// single_cycle_mips_32
module single_cycle_mips_32(clk, rst, imem_addr, imem_rdata, dmem_addr,
	dmem_wdata, dmem_we, dmem_rdata);
	input clk;
	input rst;
	output [31:0] imem_addr;
	input [31:0] imem_rdata;
	output [31:0] dmem_addr;
	output [31:0] dmem_wdata;
	output dmem_we;
	input [31:0] dmem_rdata;
	localparam R_TYPE 		= 6'b000000;
	localparam LOAD_WORD 	= 6'b100011;
	localparam STORE_WORD 	= 6'b101011;
	localparam BRANCH_EQ	= 6'b000100;
	localparam JUMP 		= 6'b000010;
	reg RegDst;
	reg Branch;
	reg MemRead;
	reg MemToReg;
	reg [1:0] AluOP;
	reg MemWrite;
	reg ALUSrc;
	reg RegWrite;
	reg Jump;
	wire [31:0] instruction;
	always @(*) begin
		case(instruction[31:26])
			R_TYPE 	: begin
				RegDst <= 1'b1;
				ALUSrc <= 1'b0;
				MemToReg <= 1'b0;
				RegWrite <= 1'b1;
				MemRead <= 1'b0;
				MemWrite <= 1'b0;
				Branch <= 1'b0;
				AluOP <= 2'b10;
				Jump <= 1'b0;
			end
			LOAD_WORD 	: begin
				RegDst <= 1'b0;
				ALUSrc <= 1'b1;
				MemToReg <= 1'b1;
				RegWrite <= 1'b1;
				MemRead <= 1'b1;
				MemWrite <= 1'b0;
				Branch <= 1'b0;
				AluOP <= 2'b00;
				Jump <= 1'b0;
			end
			STORE_WORD 	: begin
				RegDst <= 1'b0;
				ALUSrc <= 1'b1;
				MemToReg <= 1'b0;
				RegWrite <= 1'b0;
				MemRead <= 1'b0;
				MemWrite <= 1'b1; 
				Branch <= 1'b0;
				AluOP <= 2'b00;
				Jump <= 1'b0;
			end
			BRANCH_EQ 	: begin
				RegDst <= 1'b0;
				ALUSrc <= 1'b0;
				MemToReg <= 1'b0;
				RegWrite <= 1'b0;
				MemRead <= 1'b0;
				MemWrite <= 1'b0;
				Branch = 1'b1;
				AluOP <= 2'b01;
				Jump <= 1'b0;
			end
			JUMP 	: begin
				RegDst <= 1'b0;
				ALUSrc <= 1'b0;
				MemToReg <= 1'b0;
				RegWrite <= 1'b0;
  ...
Size in the first run: roughly 0.055 sq mm of cells after synthesis.
make LEC_CHECK=0 CAP_MARGIN=20 CORE_MARGIN=2 CORE_UTILIZATION=65 CTS_CLUSTER_SIZE=44 SETUP_SLACK_MARGIN=1.77 SLEW_MARGIN=20 finish   # period 6.32 ns
run.sh (not shown) runs the stock make flow with config.mk's settings and CLKGATE_MAP_FILE=.
The baseline failed in 5_1_grt, error ODB-0269.
Then changed:
--- a/flow/config.mk
+++ b/flow/config.mk
@@ -10,3 +10 @@
-export CORE_UTILIZATION = 65
-export CTS_CLUSTER_SIZE = 44
-export SETUP_SLACK_MARGIN = 1.77
+export CORE_UTILIZATION = 28
==> flow/constraint.sdc (replaced) <==
create_clock -name core_clock -period 13.3 [get_ports {clk}]
set_input_delay 2.6600 -clock core_clock [delete_from_list [all_inputs] [get_ports {clk}]]
set_output_delay 2.6600 -clock core_clock [all_outputs]
set_load 0.01 [all_outputs]
With this change the flow passed the timing, DRC and antenna checks.
Synthesized cell count stays the same.
Area after synthesis stays the same.
Die size came out higher by 130%.
Then changed:
--- a/flow/config.mk
+++ b/flow/config.mk
@@ -10 +10,3 @@
-export CORE_UTILIZATION = 28
+export CORE_UTILIZATION = 65
+export CTS_CLUSTER_SIZE = 52
+export SETUP_SLACK_MARGIN = -0.2
==> flow/constraint.sdc (replaced) <==
create_clock -name core_clock -period 6.34 [get_ports {clk}]
set_input_delay 1.2680 -clock core_clock [delete_from_list [all_inputs] [get_ports {clk}]]
set_output_delay 1.2680 -clock core_clock [all_outputs]
set_load 0.01 [all_outputs]
Now the flow stopped in 5_1_grt, error ODB-0269.
Synthesized area does not change.
Die size drops by 57%.
Synthesized cell count stays the same.
Then changed:
--- a/flow/config.mk
+++ b/flow/config.mk
@@ -10,3 +10 @@
-export CORE_UTILIZATION = 65
-export CTS_CLUSTER_SIZE = 52
-export SETUP_SLACK_MARGIN = -0.2
+export CORE_UTILIZATION = 40
==> flow/constraint.sdc (replaced) <==
create_clock -name core_clock -period 12.0 [get_ports {clk}]
set_input_delay 2.4000 -clock core_clock [delete_from_list [all_inputs] [get_ports {clk}]]
set_output_delay 2.4000 -clock core_clock [all_outputs]
set_load 0.01 [all_outputs]
Now the flow went through all stages and came out clean; die area goes up by 62%; synthesized cell count stays the same; area after synthesis is unchanged.
Then changed:
--- a/flow/config.mk
+++ b/flow/config.mk
@@ -10 +10,3 @@
-export CORE_UTILIZATION = 40
+export CORE_UTILIZATION = 65
+export CTS_CLUSTER_SIZE = 52
+export SETUP_SLACK_MARGIN = 1.84
==> flow/constraint.sdc (replaced) <==
create_clock -name core_clock -period 6.34 [get_ports {clk}]
set_input_delay 1.2680 -clock core_clock [delete_from_list [all_inputs] [get_ports {clk}]]
set_output_delay 1.2680 -clock core_clock [all_outputs]
set_load 0.01 [all_outputs]
Outcome: The new run ended with an error in 5_1_grt on ODB-0269; synthesized cell count does not change; die size drops by 38%; area after synthesis does not change.

* * *

Starting RTL as in the previous note.
Design single_cycle_mips_32, start of the top module:
module single_cycle_mips_32(clk, rst, imem_addr, imem_rdata, dmem_addr,
	dmem_wdata, dmem_we, dmem_rdata);
Settings: LEC_CHECK=0, CAP_MARGIN=20, CORE_MARGIN=2, CORE_UTILIZATION=72, CTS_CLUSTER_DIAMETER=390, CTS_CLUSTER_SIZE=93, PLACE_DENSITY=0.39, SLEW_MARGIN=20, TNS_END_PERCENT=5; clock period 5.65 ns.
The starting point ended with an error in global routing (5_1_grt) on GRT-0232.
==> next run, changes <==
--- a/flow/config.mk
+++ b/flow/config.mk
@@ -9,7 +9,6 @@
 export CORE_MARGIN = 2
 export CORE_UTILIZATION = 72
-export CTS_CLUSTER_DIAMETER = 390
-export CTS_CLUSTER_SIZE = 93
-export PLACE_DENSITY = 0.39
+export CTS_CLUSTER_DIAMETER = 258
+export PLACE_DENSITY = 0.36
+export SETUP_SLACK_MARGIN = 1.28
 export SLEW_MARGIN = 20
-export TNS_END_PERCENT = 5
==> flow/constraint.sdc (replaced) <==
create_clock -name core_clock -period 4.36 [get_ports {clk}]
set_input_delay 0.8720 -clock core_clock [delete_from_list [all_inputs] [get_ports {clk}]]
set_output_delay 0.8720 -clock core_clock [all_outputs]
set_load 0.01 [all_outputs]
Result: The changed run aborted during global routing (5_1_grt); synthesized cell count is unchanged; area after synthesis does not change; die area does not change.
==> next run, changes <==
--- a/flow/config.mk
+++ b/flow/config.mk
@@ -8,7 +8,4 @@
 export CAP_MARGIN = 20
 export CORE_MARGIN = 2
-export CORE_UTILIZATION = 72
-export CTS_CLUSTER_DIAMETER = 258
-export PLACE_DENSITY = 0.36
-export SETUP_SLACK_MARGIN = 1.28
+export CORE_UTILIZATION = 40
 export SLEW_MARGIN = 20
==> flow/constraint.sdc (replaced) <==
create_clock -name core_clock -period 11.4 [get_ports {clk}]
set_input_delay 2.2800 -clock core_clock [delete_from_list [all_inputs] [get_ports {clk}]]
set_output_delay 2.2800 -clock core_clock [all_outputs]
set_load 0.01 [all_outputs]
What happened: The changed run completed with no timing, DRC or antenna violations. Synthesized cell count does not change. Die area goes up by 79%. Synthesized area does not change.
==> next run, changes <==
--- a/flow/config.mk
+++ b/flow/config.mk
@@ -8,4 +8,8 @@
 export CAP_MARGIN = 20
 export CORE_MARGIN = 2
-export CORE_UTILIZATION = 40
+export CORE_UTILIZATION = 68
+export CTS_CLUSTER_DIAMETER = 367
+export CTS_CLUSTER_SIZE = 100
+export PLACE_DENSITY = 0.38
 export SLEW_MARGIN = 20
+export TNS_END_PERCENT = 10
==> flow/constraint.sdc (replaced) <==
create_clock -name core_clock -period 6.44 [get_ports {clk}]
set_input_delay 1.2880 -clock core_clock [delete_from_list [all_inputs] [get_ports {clk}]]
set_output_delay 1.2880 -clock core_clock [all_outputs]
set_load 0.01 [all_outputs]
With this change the flow aborted during global routing (5_1_grt) with GRT-0232.
Area after synthesis does not change.
Die size decreases by well over a third.
Synthesized cell count does not change.
==> next run, changes <==
--- a/flow/config.mk
+++ b/flow/config.mk
@@ -8,8 +8,7 @@
 export CAP_MARGIN = 20
 export CORE_MARGIN = 2
-export CORE_UTILIZATION = 68
-export CTS_CLUSTER_DIAMETER = 367
-export CTS_CLUSTER_SIZE = 100
-export PLACE_DENSITY = 0.38
+export CORE_UTILIZATION = 58
+export CTS_CLUSTER_SIZE = 46
+export PLACE_DENSITY_LB_ADDON = 0.1
+export SETUP_SLACK_MARGIN = 1.82
 export SLEW_MARGIN = 20
-export TNS_END_PERCENT = 10
==> flow/constraint.sdc (replaced) <==
create_clock -name core_clock -period 6.32 [get_ports {clk}]
set_input_delay 1.2640 -clock core_clock [delete_from_list [all_inputs] [get_ports {clk}]]
set_output_delay 1.2640 -clock core_clock [all_outputs]
set_load 0.01 [all_outputs]
After rerunning: This time the run produced a layout that fails on negative setup slack. Synthesized area does not change. Die size grows by about a fifth. Synthesized cell count stays the same.

* * *

Setup of north:
single_cycle_mips_32 again, from the RTL that the note above started with.
clock: 6.33 ns
lec_check: 0
cap_margin: 20
core_margin: 2
core_utilization: 65
cts_cluster_size: 55
place_density_lb_addon: 0.0
slew_margin: 20
north got as far as global routing, where a tool error ended the run.
Setup changes, north to south
Settings: swapping 55 for 93 in CTS_CLUSTER_SIZE; clearing PLACE_DENSITY_LB_ADDON, which used to be 0.0; putting PLACE_DENSITY at 0.39 where nothing was set; swapping 65 for 72 in CORE_UTILIZATION; putting SETUP_SLACK_MARGIN at 1.39 where nothing was set; putting CTS_CLUSTER_DIAMETER at 390 where nothing was set; swapping 6.33 for 5.65 in the clock period (ns, I/O delays scaled along).
Notes after the runs:
Status for north and south: no clean run. south failed in global routing with GRT-0232. Stage in which a tool error killed north: global routing. Per the comparison of south with north, standard cell area after detailed placement saw little to no change, placeable core region saw a decrease. Lower initial core utilization among north and south: north. south against north: placement-stage worst setup slack now smaller; Yosys chip area held; floorplan die height fell about 5%. In the floorplan summary, south is listed with a die area less than that of north.
Edits applied to the flow inputs when going from south to east:
Settings: SETUP_SLACK_MARGIN no longer set, was 1.39; CTS_CLUSTER_DIAMETER no longer set, was 390; CORE_UTILIZATION now 65, was 72; CTS_CLUSTER_SIZE now 44, was 93; PLACE_DENSITY_LB_ADDON now 0.0, previously not set; PLACE_DENSITY no longer set, was 0.39; the clock period (ns, I/O delays scaled along) now 6.33, was 5.65.
## What came out
- east: it failed with a tool error in global routing, so there are no final results.
- Between east and south, the post-placement worst setup slack is lower for south.
- In east the routability-driven placement congestion ratio turned out about 4.3% lower than in south.
- Level count of the clock H-tree: east vs south up 2
- Compared with south, in east standard cell area after detailed placement barely changed; chip height climbed 5.2%; chip area climbed 8400 um2.
Relative to east, the following input files were edited for west:
Settings: a change of CTS_CLUSTER_SIZE from 44 to 52.
Findings:
west never completed; the flow aborted with a tool error in global routing.
Re post-placement cell area: no difference whatsoever between west and east.
Comparing east against west, there is no change at all in cell total in the yosys stat output.
H-tree level count: west vs east identical
Number of cells upsized or downsized after cts came out exactly the same in east and west.
Floorplan row count: east vs west identical
east and west ended up with nearly the same post-placement cell count.
Share of synthesized cell area in and, or, nand and nor gates came out exactly the same in east and west.
Total of flip-flops plus latches after synthesis came out exactly the same in east and west.
Fraction of registers with async set or reset after synthesis: west vs east identical
